## sierra
## interpolation
module interpolation (
    input           clk,
    input           RST,
    input           START,
    input   [5:0]   H0,
    input   [5:0]   V0,
    input   [3:0]   SW,
    input   [3:0]   SH,
    output          REN,
    input   [7:0]   R_DATA,
    output  [11:0]  ADDR,
    output  [7:0]   O_DATA,
    output          O_VALID
);
Settings: LEC_CHECK=0, ABC_AREA=1, CAP_MARGIN=20, CORE_MARGIN=2, CORE_UTILIZATION=72, PLACE_DENSITY_LB_ADDON=0.24, SETUP_SLACK_MARGIN=0.88, SLEW_MARGIN=20, TNS_END_PERCENT=35; clock period 15.0 ns.
run.sh (not shown) runs the stock make flow with config.mk's settings and CLKGATE_MAP_FILE=.
sierra completed end to end; final checks failed (negative setup slack).
Setup changes, sierra to violet
Settings: clearing TNS_END_PERCENT, which used to be 35; clearing SETUP_SLACK_MARGIN, which used to be 0.88; swapping 0.24 for 0.06 in PLACE_DENSITY_LB_ADDON; swapping 72 for 59 in CORE_UTILIZATION; swapping 15.0 for 19.1 in the clock period (ns, I/O delays scaled along).
[summary]
- violet finished all stages; layout check result: FAIL, due to negative setup slack.
- When violet is measured against sierra, its fraction of power spent switching nets turns out 2.1 points lower.
- Setup slack in violet is larger than in sierra.
- Route | violet vs sierra | wire shorter in violet
- Lower core utilization was reported by violet, not sierra.
Input changes introduced in raven (baseline for comparison: violet):
Settings: PLACE_DENSITY_LB_ADDON removed (was 0.06); CORE_UTILIZATION changed from 59 to 40; ABC_AREA removed (was 1); the clock period (ns, I/O delays scaled along) changed from 19.1 to 32.0.
Notes after the runs:
Status violet: flow complete, layout not clean - negative setup slack. raven went all the way through the flow, and no timing, DRC or antenna check failed. Taking violet as the reference, in raven share of total power consumed by net switching saw a decrease, internal cell power saw a decrease, count of placed standard cells in the final layout, fillers left out saw a decrease, area of placed instances saw a decrease. Wire length of the first global-routing pass of raven falls short of that of violet by a few percent. raven vs violet — global-route usage dropped 9.1 points. Run comparison: raven launching element of the worst setup path data_y_upper[0][2]; violet launching element of the worst setup path data_y_upper[1][2]. Between raven and violet, it is raven whose xor and xnor fraction of the mapped netlist area is higher, by 2.2 points.
Here is what was changed in the inputs of tundra compared with raven.
Settings: CTS_CLUSTER_SIZE newly set to 59; CORE_MARGIN changed from 2 to 3; ABC_AREA newly set to 1; SETUP_SLACK_MARGIN newly set to 3.93; CELL_PAD_IN_SITES_DETAIL_PLACEMENT newly set to 2; MAX_ROUTING_LAYER newly set to met4; TNS_END_PERCENT newly set to 55; SLEW_MARGIN changed from 20 to 40; CTS_CLUSTER_DIAMETER newly set to 127.
[summary]
No crash in tundra: every stage finished, but the layout fails its final checks due to negative setup slack. tundra vs raven, worst hold slack after final layout went up by 90 ps. Delta (tundra minus raven): clock distribution power now sits higher; slew at the pin closest to its max-slew limit now sits lower; buffer count from post-CTS setup fixing now sits higher. O_DATA[6] as the capturing element of the worst setup path was reported by raven, and O_DATA[7] by tundra.

---

indigo:
The RTL this note starts from:
==> flow/design.v <==
module interpolation (
    input           clk,
    input           RST,
    input           START,
    input   [5:0]   H0,
    input   [5:0]   V0,
    input   [3:0]   SW,
    input   [3:0]   SH,
    output          REN,
    input   [7:0]   R_DATA,
    output  [11:0]  ADDR,
    output  [7:0]   O_DATA,
    output          O_VALID
);
reg [5:0] reg_H0, reg_H0_next;
reg [5:0] reg_V0, reg_V0_next;
reg [3:0] reg_SW, reg_SW_next;
reg [3:0] reg_SH, reg_SH_next;
reg [11:0] reg_ADDR, reg_ADDR_next;
reg        output_valid, output_valid_next;  
reg        done, done_next;  
assign ADDR = reg_ADDR;
assign REN = 1'b0;
assign O_VALID = output_valid;
reg [9:0] width_sum, width_sum_next;
reg [9:0] height_sum, height_sum_next;
wire [5:0] X_lower, X_upper, Y_lower, Y_upper;
reg [5:0] last_y_row, last_y_row_next;  
reg x_divide, y_divide, x_divide_next, y_divide_next;
assign X_lower = width_sum[9:4];
assign X_upper = x_divide_next ? width_sum[9:4] : width_sum[9:4] + 1;
assign Y_lower = height_sum[9:4];
assign Y_upper = y_divide_next ? height_sum[9:4] : height_sum[9:4] + 1;
wire [5:0] next_X_lower, next_X_upper, next_Y_lower, next_Y_upper;
assign next_X_lower = width_sum_next[9:4];
assign next_X_upper = (width_sum_next[3:0] == 0) ? width_sum_next[9:4] : width_sum_next[9:4] + 1;
assign next_Y_lower = height_sum_next[9:4];
assign next_Y_upper = (height_sum_next[3:0] == 0) ? height_sum_next[9:4] : height_sum_next[9:4] + 1;
reg [3:0] x_ratio, x_ratio_next;  
reg [3:0] y_ratio, y_ratio_next;  
wire [7:0] left_margin, right_margin;
reg [7:0] data_y_lower [0:1];
reg [7:0] data_y_lower_next [0:1];
reg [7:0] data_y_upper [0:1];
reg [7:0] data_y_upper_next [0:1];
reg [4:0] count_cycle, count_cycle_next;
reg [1:0] pre_pre_state, pre_state, state, state_next;
wire pre_pre_state_is_11, pre_pre_state_is_10, pre_pre_state_is_01, pre_pre_state_is_00;
assign pre_pre_state_is_11 = pre_pre_state[1] & pre_pre_state[1];
assign pre_pre_state_is_00 = ~pre_pre_state[1] & ~pre_pre_state[0];
wire [5:0] x_ADDR, y_ADDR;
assign x_ADDR = state[1] ? X_upper : X_lower;
assign y_ADDR = state[0] ? Y_upper : Y_lower;
    Cal_Interpolation cal_inter_left (
        .DATA_1(data_y_lower[0]),
        .DATA_2(data_y_upper[0]),
        .ratio(y_ratio),
        .Out_DATA(left_margin)
    );
    Cal_Interpolation cal_inter_right (
        .DATA_1(data_y_lower[1]),
        .DATA_2(data_y_upper[1]),
        .ratio(y_ratio),
        .Out_DATA(right_margin)
    );
    Cal_Interpolation cal_inter (
        .DATA_1(left_margin),
        .DATA_2(right_margin),
        .ratio(x_ratio),
        .Out_DATA(O_DATA)
    );
always @(*)begin
    count_cycle_next = count_cycle;
    case(state)
        2'b00: begin
            if(y_divide_next | x_divide_next) begin
                state_next = 2'b11;
            end
            else begin
                state_next = 2'b01;
            end
        end
        2'b01: begin
            state_next = 2'b10;
        end
        2'b10: begin
            state_next = 2'b11;
        end
        2'b11: begin
            count_cycle_next = (count_cycle == 5'd16) ? 0 : count_cycle + 1;
            if(X_lower == next_X_lower && Y_upper == next_Y_upper) begin
                state_next = (X_upper == next_X_upper) ? 2'b11 : 2'b01;
            end
            else if(X_upper == next_X_lower) begin
                state_next = 2'b10;
            end
            else begin
                state_next = 2'b00;
            end
        end
    endcase
end
always @(*)begin
    reg_ADDR_next[5:0] = x_ADDR + reg_H0;
    reg_ADDR_next[11:6] = y_ADDR + reg_V0;
    output_valid_next = pre_state[1] & pre_state[0];
end
always @(*)begin
    case(pre_state)
        2'b00: begin
            data_y_lower_next[0] = R_DATA;
            data_y_lower_next[1] = x_divide ? R_DATA : data_y_lower[1];
            data_y_upper_next[0] = y_divide ? R_DATA : data_y_upper[0];
            data_y_upper_next[1] = data_y_upper[1];
        end
        2'b01: begin
            data_y_upper_next[0] = R_DATA;
            data_y_lower_next[0] = data_y_lower[0];
            data_y_lower_next[1] = data_y_lower[1];
            data_y_upper_next[1] = data_y_upper[1];
        end
        2'b10: begin
            data_y_lower_next[1] = R_DATA;
            data_y_lower_next[0] = pre_pre_state_is_11 ? data_y_lower[1] : data_y_lower[0];  
            data_y_upper_next[0] = pre_pre_state_is_11 ? data_y_upper[1] : data_y_upper[0];
            data_y_upper_next[1] = data_y_upper[1];
        end
        2'b11: begin
            data_y_upper_next[1] = R_DATA;
            data_y_lower_next[1] = y_divide ? R_DATA : data_y_lower[1];
            data_y_upper_next[0] = x_divide ? R_DATA : data_y_upper[0];
            data_y_lower_next[0] = y_divide ? data_y_upper[0] :
                                    x_divide ? data_y_lower[1] : data_y_lower[0];
        end
    endcase
end
always @(*)begin
    if(START) begin
        reg_H0_next = H0;
        reg_V0_next = V0;
        reg_SW_next = SW - 1;
        reg_SH_next = SH - 1;
    end
    else begin
        reg_H0_next = reg_H0;
        reg_V0_next = reg_V0;
        reg_SW_next = reg_SW;
        reg_SH_next = reg_SH;
    end
end
always @(*)begin
    if(state == 2'b11) begin
        if(count_cycle == 5'd16) begin
            width_sum_next = 0;
            height_sum_next = height_sum + reg_SH;
        end
        else begin
            width_sum_next = width_sum + reg_SW;
            height_sum_next = height_sum;
        end
    end
    else begin
        width_sum_next = width_sum;
        height_sum_next = height_sum;
    end
    x_divide_next = (width_sum[3:0] == 0);
    y_divide_next = (height_sum[3:0] == 0);
    x_ratio_next = width_sum[3:0];
    y_ratio_next = height_sum[3:0];
    if(height_sum[9:4] == reg_V0_next) begin
        done_next = 0;
    end
    else begin
        done_next = 1;
    end
end
always @(negedge clk) begin
    reg_ADDR <= reg_ADDR_next;
    data_y_lower[0] <= data_y_lower_next[0];
    data_y_lower[1] <= data_y_lower_next[1];
    data_y_upper[0] <= data_y_upper_next[0];
    data_y_upper[1] <= data_y_upper_next[1];
    output_valid <= output_valid_next;
end
always @(posedge clk) begin
    if(RST | START) begin
        width_sum <= 0;
        height_sum <= 0;
        state <= 2'b00;
        pre_state <= 2'b00;
        pre_pre_state <= 2'b00;
        x_divide <= 0;
        y_divide <= 0;
        x_ratio <= 0;
        y_ratio <= 0;
        done <= 1;
        count_cycle <= 0;
    end
    else begin
        width_sum <= width_sum_next;
        height_sum <= height_sum_next;
        state <= state_next;
        pre_state <= state;
        pre_pre_state <= pre_state;
        x_divide <= x_divide_next;
        y_divide <= y_divide_next;
        x_ratio <= x_ratio_next;
        y_ratio <= y_ratio_next;
        done <= done_next;
        count_cycle <= count_cycle_next;
    end
    reg_H0 <= reg_H0_next;
    reg_V0 <= reg_V0_next;
    reg_SW <= reg_SW_next;
    reg_SH <= reg_SH_next;
end
endmodule
module Cal_Interpolation (
    input   [7:0]   DATA_1,
    input   [7:0]   DATA_2,
    input   [3:0]   ratio,
    output  [7:0]   Out_DATA
);
    reg [3:0] flip_ratio;
    wire [7:0] d1_3, d1_2, d1_1, d1_0, d2_3, d2_2, d2_1, d2_0;
    wire [11:0] output_inter;
    assign d1_3 = {8{flip_ratio[3]}} & DATA_1;
    assign d1_2 = {8{flip_ratio[2]}} & DATA_1;
    assign d1_1 = {8{flip_ratio[1]}} & DATA_1;
    assign d1_0 = {8{flip_ratio[0]}} & DATA_1;
    assign d2_3 = {8{ratio[3]}} & DATA_2;
    assign d2_2 = {8{ratio[2]}} & DATA_2;
    assign d2_1 = {8{ratio[1]}} & DATA_2;
    assign d2_0 = {8{ratio[0]}} & DATA_2;
    assign output_inter = {d1_3, 3'b000} + {d1_2, 2'b00} + {d1_1, 1'b0} + d1_0 
                        + {d2_3, 3'b000} + {d2_2, 2'b00} + {d2_1, 1'b0} + d2_0 ;
    assign Out_DATA = (ratio == 4'b0000) ? DATA_1 : output_inter[11:4];
    always @(*)begin
        flip_ratio = ~ratio[3:0] + 1;
    end
endmodule
make LEC_CHECK=0 ABC_AREA=1 CAP_MARGIN=20 CORE_MARGIN=2 CORE_UTILIZATION=72 CTS_CLUSTER_SIZE=81 PLACE_DENSITY=0.67 SETUP_SLACK_MARGIN=-0.34 SLEW_MARGIN=20 finish   # period 17.9 ns
In indigo the implementation ran to completion but is not tape-out ready, as the final checks report setup timing.
What maple does differently from indigo at the input level:
- a deleted ABC_AREA that had been 1
- a change of CORE_UTILIZATION from 72 to 22
- a deleted SETUP_SLACK_MARGIN that had been -0.34
- a deleted PLACE_DENSITY that had been 0.67
- a deleted CTS_CLUSTER_SIZE that had been 81
- a change of the clock period (ns, I/O delays scaled along) from 17.9 to 31.5
- Total power on maple is down relative to indigo.
- maple vs indigo on y dimension of the die: maple is the higher one.
- Re clock buffer count: maple is 1 up on indigo.
- Portion of total power attributed to combinational logic, maple and indigo, higher one = indigo.
- Higher post-synthesis instance area was reported by indigo, not maple.
- Looking at synthesized cell count across maple and indigo, the one that comes out higher is indigo.
- Summary — part of the power in registers, maple relative to indigo: higher, by 4.0 points.
- Summary of the comparison: post-detailed-routing wire length is lower in maple, relative to indigo.
- | worst setup slack | maple vs indigo | better |
- maple ran to completion and came out clean on the timing, design-rule and antenna checks.
### maple -> lagoon
- CORE_UTILIZATION changed from 22 to 67
- ABC_AREA newly set to 1
- the clock period (ns, I/O delays scaled along) changed from 31.5 to 33.6
==> comparison <==
- Met1 routing resource usage after global routing (lower): maple
- Compared to maple, lagoon was floorplanned on a smaller die.
- Reported for lagoon and maple, number of sequential cells turned out identical to the last digit.
- Changes observed in lagoon relative to maple: sequential share of the synthesized area now smaller, relative contribution of combinational cells to total power now larger, minimum setup slack in the final design now larger.
- Side by side, total power turned out lower in lagoon than in maple.
- met2 usage in global routing ends up higher on lagoon.
- Relative to maple, area fraction in mux cells has decreased by 2.0 points in lagoon.
- The via count of lagoon exceeds that of maple by 12%.
Power and IR drop assume default switching activity.
